==> inputs of run a <==
// Top_1553B_APB
module Top_1553B_APB
(
  APB_CLK,
  APB_RESETn,
  APB_RDATA,
  APB_READY,
  APB_SLVERR,
  APB_STRB,
  APB_PROT, 
  APB_ADDR,
  APB_ENABLE,
  APB_WRITE,
  APB_WDATA,
  APB_SEL,
  rx0_1553,
  tx0_1553,
  tx0_en,
  rx1_1553,
  tx1_1553,
  tx1_en
);
Settings: LEC_CHECK=0, ABC_AREA=1, CAP_MARGIN=0, CELL_PAD_IN_SITES_DETAIL_PLACEMENT=0, CORE_MARGIN=2, CORE_UTILIZATION=72, CTS_CLUSTER_DIAMETER=346, CTS_CLUSTER_SIZE=15, GPL_ROUTABILITY_DRIVEN=0, GPL_TIMING_DRIVEN=1, HOLD_SLACK_MARGIN=0.29, MAX_ROUTING_LAYER=met5, MIN_ROUTING_LAYER=met1, PLACE_DENSITY=0.65, SETUP_SLACK_MARGIN=-0.0, SLEW_MARGIN=40; clock period 2.38 ns.
run.sh (not shown) runs the stock make flow with config.mk's settings and CLKGATE_MAP_FILE=.
==> run b: changes against run a <==
Settings changed: CAP_MARGIN 0 to 20, CELL_PAD_IN_SITES_DETAIL_PLACEMENT 0 to default, CORE_ASPECT_RATIO from default to 1.38, CTS_CLUSTER_DIAMETER 346 to 203, CTS_CLUSTER_SIZE 15 to default, GPL_ROUTABILITY_DRIVEN 0 to default, GPL_TIMING_DRIVEN 1 to default, HOLD_SLACK_MARGIN 0.29 to default, MAX_ROUTING_LAYER met5 to met4, MIN_ROUTING_LAYER met1 to default, PLACE_DENSITY 0.65 to default, PLACE_DENSITY_LB_ADDON from default to 0.03, SETUP_SLACK_MARGIN -0.0 to default, SLEW_MARGIN 40 to 20.
==> flow/constraint.sdc (replaced) <==
create_clock -name core_clock -period 6.25 [get_ports {APB_CLK}]
set_input_delay 1.2500 -clock core_clock [delete_from_list [all_inputs] [get_ports {APB_CLK}]]
set_output_delay 1.2500 -clock core_clock [all_outputs]
set_load 0.01 [all_outputs]
==> summary of the runs <==
In synthesized cell count, run b and run a do not differ.
Against run b, the critical path depth of run a is higher by 6.
Between run b and run a, the lower via count is in run b (gap about 3.5%, measured against run a).
Between run a and run b, the lower final cell count is in run b (gap 3.4%, measured against run b).
Run b finished with timing, DRC and antenna clean. Run a ran to the end with violations: negative setup slack.
In run b the final area is smaller than in run a, by about 3%.


==> inputs of try-juniper <==
Starting RTL as in the previous note.
export LEC_CHECK = 0
export ABC_AREA = 0
export CAP_MARGIN = 20
export CELL_PAD_IN_SITES_DETAIL_PLACEMENT = 0
export CELL_PAD_IN_SITES_GLOBAL_PLACEMENT = 1
export CORE_MARGIN = 10
export CORE_UTILIZATION = 48
export GPL_ROUTABILITY_DRIVEN = 0
export GPL_TIMING_DRIVEN = 1
export MAX_ROUTING_LAYER = met4
export MIN_ROUTING_LAYER = met2
export PLACE_DENSITY_LB_ADDON = 0.03
export SETUP_SLACK_MARGIN = -0.0
export SLEW_MARGIN = 20
create_clock -name core_clock -period 2.86 [get_ports {APB_CLK}]
==> try-violet: changes against try-juniper <==
CELL_PAD_IN_SITES_GLOBAL_PLACEMENT = unset   (was 1)
CORE_MARGIN = 2   (was 10)
CORE_UTILIZATION = 72   (was 48)
CTS_CLUSTER_SIZE = 37   (was unset)
MAX_ROUTING_LAYER = met5   (was met4)
MIN_ROUTING_LAYER = met1   (was met2)
PLACE_DENSITY = 0.65   (was unset)
PLACE_DENSITY_LB_ADDON = unset   (was 0.03)
SETUP_SLACK_MARGIN = -0.02   (was -0.0)
==> flow/constraint.sdc (replaced) <==
create_clock -name core_clock -period 1.72 [get_ports {APB_CLK}]
set_input_delay 0.3440 -clock core_clock [delete_from_list [all_inputs] [get_ports {APB_CLK}]]
set_output_delay 0.3440 -clock core_clock [all_outputs]
set_load 0.01 [all_outputs]
==> try-yarrow: changes against try-juniper <==
ABC_AREA = unset   (was 0)
CELL_PAD_IN_SITES_DETAIL_PLACEMENT = unset   (was 0)
CELL_PAD_IN_SITES_GLOBAL_PLACEMENT = unset   (was 1)
CORE_MARGIN = 2   (was 10)
CORE_UTILIZATION = 72   (was 48)
CTS_CLUSTER_SIZE = 17   (was unset)
GPL_ROUTABILITY_DRIVEN = unset   (was 0)
GPL_TIMING_DRIVEN = unset   (was 1)
MAX_ROUTING_LAYER = unset   (was met4)
MIN_ROUTING_LAYER = unset   (was met2)
PLACE_DENSITY_LB_ADDON = unset   (was 0.03)
SETUP_SLACK_MARGIN = 0.36   (was -0.0)
==> flow/constraint.sdc (replaced) <==
create_clock -name core_clock -period 2.33 [get_ports {APB_CLK}]
set_input_delay 0.4660 -clock core_clock [delete_from_list [all_inputs] [get_ports {APB_CLK}]]
set_output_delay 0.4660 -clock core_clock [all_outputs]
set_load 0.01 [all_outputs]
==> try-maple: changes against try-juniper <==
ABC_AREA = 1   (was 0)
CELL_PAD_IN_SITES_DETAIL_PLACEMENT = unset   (was 0)
CELL_PAD_IN_SITES_GLOBAL_PLACEMENT = unset   (was 1)
CORE_MARGIN = 2   (was 10)
CORE_UTILIZATION = 72   (was 48)
CTS_CLUSTER_DIAMETER = 203   (was unset)
GPL_ROUTABILITY_DRIVEN = unset   (was 0)
GPL_TIMING_DRIVEN = unset   (was 1)
MIN_ROUTING_LAYER = unset   (was met2)
SETUP_SLACK_MARGIN = unset   (was -0.0)
==> flow/constraint.sdc (replaced) <==
create_clock -name core_clock -period 7.19 [get_ports {APB_CLK}]
set_input_delay 1.4380 -clock core_clock [delete_from_list [all_inputs] [get_ports {APB_CLK}]]
set_output_delay 1.4380 -clock core_clock [all_outputs]
set_load 0.01 [all_outputs]
==> design notes <==
After synthesis, the share of cell area in mux cells is 16.0%. At the placement stage, the worst setup path has a slack of -0.980 ns. Yosys reports a chip area of 65900 um^2. It got as far as global routing and failed there.

The initial core utilization is 72.9%. In this run, CTS created clock tree buffers numbering 160. The run gives 3522 as the cell total in the yosys stat output. After technology mapping, the gate count stands at 3522. For the full die area, the log shows 93900 um^2. Of the total synthesized cell area, the portion taken by AND, OR, NAND and NOR gates is 4.68%. The flow did not finish.

Summing the areas of all compound-gate instances in the mapped netlist gives 2.53% of the synthesized area. The first error in the log reads "[ERROR DPL-0033] detailed placement checks failed during check placement".
(the above is from try-violet)
==> design notes <==
The flow ran to the end, but the layout failed its checks. The violated checks flagged are setup timing. In the synthesized netlist, the number of instances is 3522. The area recorded from the Yosys report for this design is 65900 um^2.

The final count of negative-setup-slack endpoints is 615. The CTS report gives the tree buffer count as 161. Of the post-synthesis cell area, the part taken by muxes is 16.0%.

The run gives -0.301 ns for the worst slack after detailed placement. Least setup slack across all paths after layout: -0.439 ns. The chip occupies 93900 um^2. The initial core utilization was 72.9%; the area share of and-or/or-and cells after synthesis was 2.53%.
(the above is from try-yarrow)
==> design notes <==
The post-route core utilization was 56.1%. The netlist area before placement was 65900 um^2. For this design, Yosys synthesis ends with a cell count of 3522. TritonCTS buffer count: 172. For reference, compound AND-OR and OR-AND cells occupy 2.53% of the area reported after synthesis. The run gives 0.00581 ns as the worst slack after detailed placement. The layer flagged by global routing as most heavily used is met3. The mux contribution to synthesized area was 16.0%. Yosys reports that the most numerous cell types are 1393 x sky130_fd_sc_hd__edfxtp_1, 431 x sky130_fd_sc_hd__mux4_2, 236 x sky130_fd_sc_hd__dfxtp_1. The cell-mix breakdown from Yosys lists the simple-gate area share as 4.68%.

The run finished with no timing, DRC or antenna violations. For the total cell area reported by yosys after synthesis, the log shows 65900 um^2.
(the above is from try-juniper)
==> design notes <==
The flow ran to the end and the layout has no timing, DRC or antenna violations. Yosys stat counts 5656 cells in the synthesized netlist. The mux contribution to synthesized area came out at 2.96%. Yosys reports a chip area of 68800 um^2. The cell count after synthesis came out at 5656. Once the floorplan was initialized, standard cells occupied 72.5% of the core.
(the above is from try-maple)
